==> flow/design.v (excerpt) <==
module clock(
    input clk,
    input rst,
    input adjust, up, up_ten,
    input h24, world_clock,
    input usa, england, spain,
    input sw_stopwatch,
    input sw_timer,
    input sw_alarm_set,
    input btn_stp_start,
    input btn_stp_reset,
    input btn_alarm_toggle,
    input btn_alarm_stop,
    output [7:0] seg_data, seg_com, seg7,
    output am, pm,
    output led4, led6, led8, 
    output LCD_RS, LCD_RW, LCD_E,
    output [7:0] LCD_DATA,
    output [3:0] rgb_r,
    output piezo_out 
    );
Size: about 2900 cells after synthesis, roughly 310 flip-flops, roughly 62 I/O pins.
clock: 10.3 ns
lec_check: 0
abc_area: 1
cap_margin: 20
core_margin: 2
core_utilization: 71
cts_cluster_diameter: 206
place_density: 0.35
setup_slack_margin: -0.83
slew_margin: 20
tns_end_percent: 80
run.sh (not shown) runs the stock make flow with config.mk's settings and CLKGATE_MAP_FILE=.
The baseline finished with negative setup slack left.
Next try:
==> flow/config.mk (replaced) <==
export PLATFORM = sky130hd
export DESIGN_NAME = clock
export DESIGN_NICKNAME = clock
export VERILOG_FILES = /design/flow/design.v
export SDC_FILE = /design/flow/constraint.sdc
export NUM_CORES = 4
export LEC_CHECK = 0
export CAP_MARGIN = 20
export CORE_MARGIN = 2
export CORE_UTILIZATION = 52
export SLEW_MARGIN = 20
==> flow/constraint.sdc (replaced) <==
create_clock -name core_clock -period 11.3 [get_ports {clk}]
set_input_delay 2.2600 -clock core_clock [delete_from_list [all_inputs] [get_ports {clk}]]
set_output_delay 2.2600 -clock core_clock [all_outputs]
set_load 0.01 [all_outputs]
The changed run completed and failed the layout checks on negative setup slack.
Final cell count decreases by a little under a tenth.
Worst hold slack gets worse by 0.040 ns.
Critical path depth decreases by 33.
Core utilization decreases by 22 points.
Count of clock-buffer cells in the layout increases by 2.
Routed wire length decreases by about a fifth.


Starting RTL as in the previous note.
clock: 10.3 ns
lec_check: 0
abc_area: 1
cap_margin: 20
core_aspect_ratio: 0.88
core_margin: 2
core_utilization: 72
cts_cluster_diameter: 44
cts_cluster_size: 88
gpl_routability_driven: 1
hold_slack_margin: -0.07
place_density_lb_addon: 0.28
setup_slack_margin: 2.6
slew_margin: 20
The starting point finished but fails on negative setup slack.
==> next run, changes <==
ABC_AREA = not set   (was 1)
CORE_ASPECT_RATIO = not set   (was 0.88)
CORE_UTILIZATION = 40   (was 72)
CTS_CLUSTER_DIAMETER = not set   (was 44)
CTS_CLUSTER_SIZE = not set   (was 88)
GPL_ROUTABILITY_DRIVEN = not set   (was 1)
HOLD_SLACK_MARGIN = not set   (was -0.07)
PLACE_DENSITY_LB_ADDON = not set   (was 0.28)
SETUP_SLACK_MARGIN = not set   (was 2.6)
clock period = 20.0 ns   (was 10.3 ns; I/O delays follow)
After rerunning: With this change the flow went through all stages and came out clean; die area rose by 78%; cell count went down by 12%; wire length drops by 20%; sequential share of layout area rose by 2.7 points; worst setup slack is better by 3.2 ns; global-route usage decreases by 25 points; sequential cell count is unchanged; design area falls by 8.3%; clock skew goes down by 0.0051 ns.
==> next run, changes <==
CORE_UTILIZATION = 65   (was 40)
clock period = 13.7 ns   (was 20.0 ns; I/O delays follow)
Die area came out lower by 38%.
Wire length came out higher by 5.6%.
Sequential share of layout area came out lower by 0.53 points.
Setup slack is worse by 1.4 ns.
First-iteration DRC count came out higher by 50%.
Area after synthesis stays the same.
==> next run, changes <==
CORE_UTILIZATION = 40   (was 65)
clock period = 18.6 ns   (was 13.7 ns; I/O delays follow)
After rerunning: Area after synthesis stays the same. Final cell count went up by 6.4%. Count of clock-buffer cells in the layout rises by 13. Via count shrinks by 6.5%. Utilization drops by 31 points.


== wip/garnet ==
clock again, from the RTL that the note above started with.
make LEC_CHECK=0 CAP_MARGIN=20 CORE_MARGIN=2 CORE_UTILIZATION=40 SETUP_SLACK_MARGIN=2.99 SLEW_MARGIN=20 finish   # period 18.6 ns
wip/garnet: no failed stages, no open violations at the end
Modified inputs, wip/indigo compared to wip/garnet
Settings: an added MAX_ROUTING_LAYER of met4; an added CTS_CLUSTER_SIZE of 33; a deleted SETUP_SLACK_MARGIN that had been 2.99; an added CELL_PAD_IN_SITES_GLOBAL_PLACEMENT of 0; a change of the clock period (ns, I/O delays scaled along) from 18.6 to 29.3.
Findings:
Logic area for wip/indigo is lower than for wip/garnet.
wip/garnet → wip/indigo: path length in cells of the critical path moved up.
For total of endpoints with negative setup slack in the final report, wip/indigo and wip/garnet come out practically identical.
Diff wip/indigo..wip/garnet | total placed cells including tap cells | negligible
wip/indigo vs wip/garnet — number of gates resized after CTS dropped 65.
Between wip/indigo and wip/garnet, the period utilization is higher for wip/garnet.
[inputs] wip/juniper vs wip/indigo
Settings: CELL_PAD_IN_SITES_GLOBAL_PLACEMENT no longer set, was 0; CORE_UTILIZATION now 72, was 40; CTS_CLUSTER_SIZE now 22, was 33; MAX_ROUTING_LAYER no longer set, was met4; the clock period (ns, I/O delays scaled along) now 11.7, was 29.3.
Findings:
wip/juniper improves on wip/indigo in chip footprint. Run comparison: wip/indigo cell with the largest stage delay on the worst path sky130_fd_sc_hd__a221oi_2; wip/juniper cell with the largest stage delay on the worst path sky130_fd_sc_hd__fa_2. From the logs: wip/juniper reached the end of the flow and failed the layout checks with setup timing. On wip/juniper: met3 routing resource usage after global routing is 9.7 points higher than what wip/indigo gave. Delta (wip/juniper minus wip/indigo): global-route usage now sits higher; final-layout worst hold slack shows a reduction of 0.0052 ns.
What wip/yarrow does differently from wip/juniper at the input level:
Settings: setting PLACE_DENSITY_LB_ADDON to 0.25 for the first time; setting SETUP_SLACK_MARGIN to -0.73 for the first time; setting ABC_AREA to 1 for the first time; setting CTS_CLUSTER_DIAMETER to 202 for the first time; changing the clock period (ns, I/O delays scaled along) from 11.7 to 10.3.
## What came out
Status wip/yarrow: flow complete, layout not clean - setup timing
Post-CTS clock slew at the launch and capture registers of the worst setup and hold paths ended up 0.03 ns higher on wip/yarrow than on wip/juniper.
~same floorplan-stage core utilization in wip/juniper and wip/yarrow
Summary of wip/yarrow over wip/juniper: post-synthesis average cell area fell by 15%; clock network contribution to total cell area fell by 2.7 points; arrival time of data at the critical path endpoint fell by 0.48 ns; relative area change from synthesis to final layout fell by 3.4 points.
Compared with wip/juniper, wip/yarrow instantiates a larger number of cells.
Summary of wip/yarrow over wip/juniper: first-pass GRT wire length shrank by about 3.7%; area of the multi-input gates shrank by 10%.
Diff wip/yarrow..wip/juniper | number of tap instances | unchanged
Against wip/juniper, wip/yarrow reports a critical path depth that is higher.
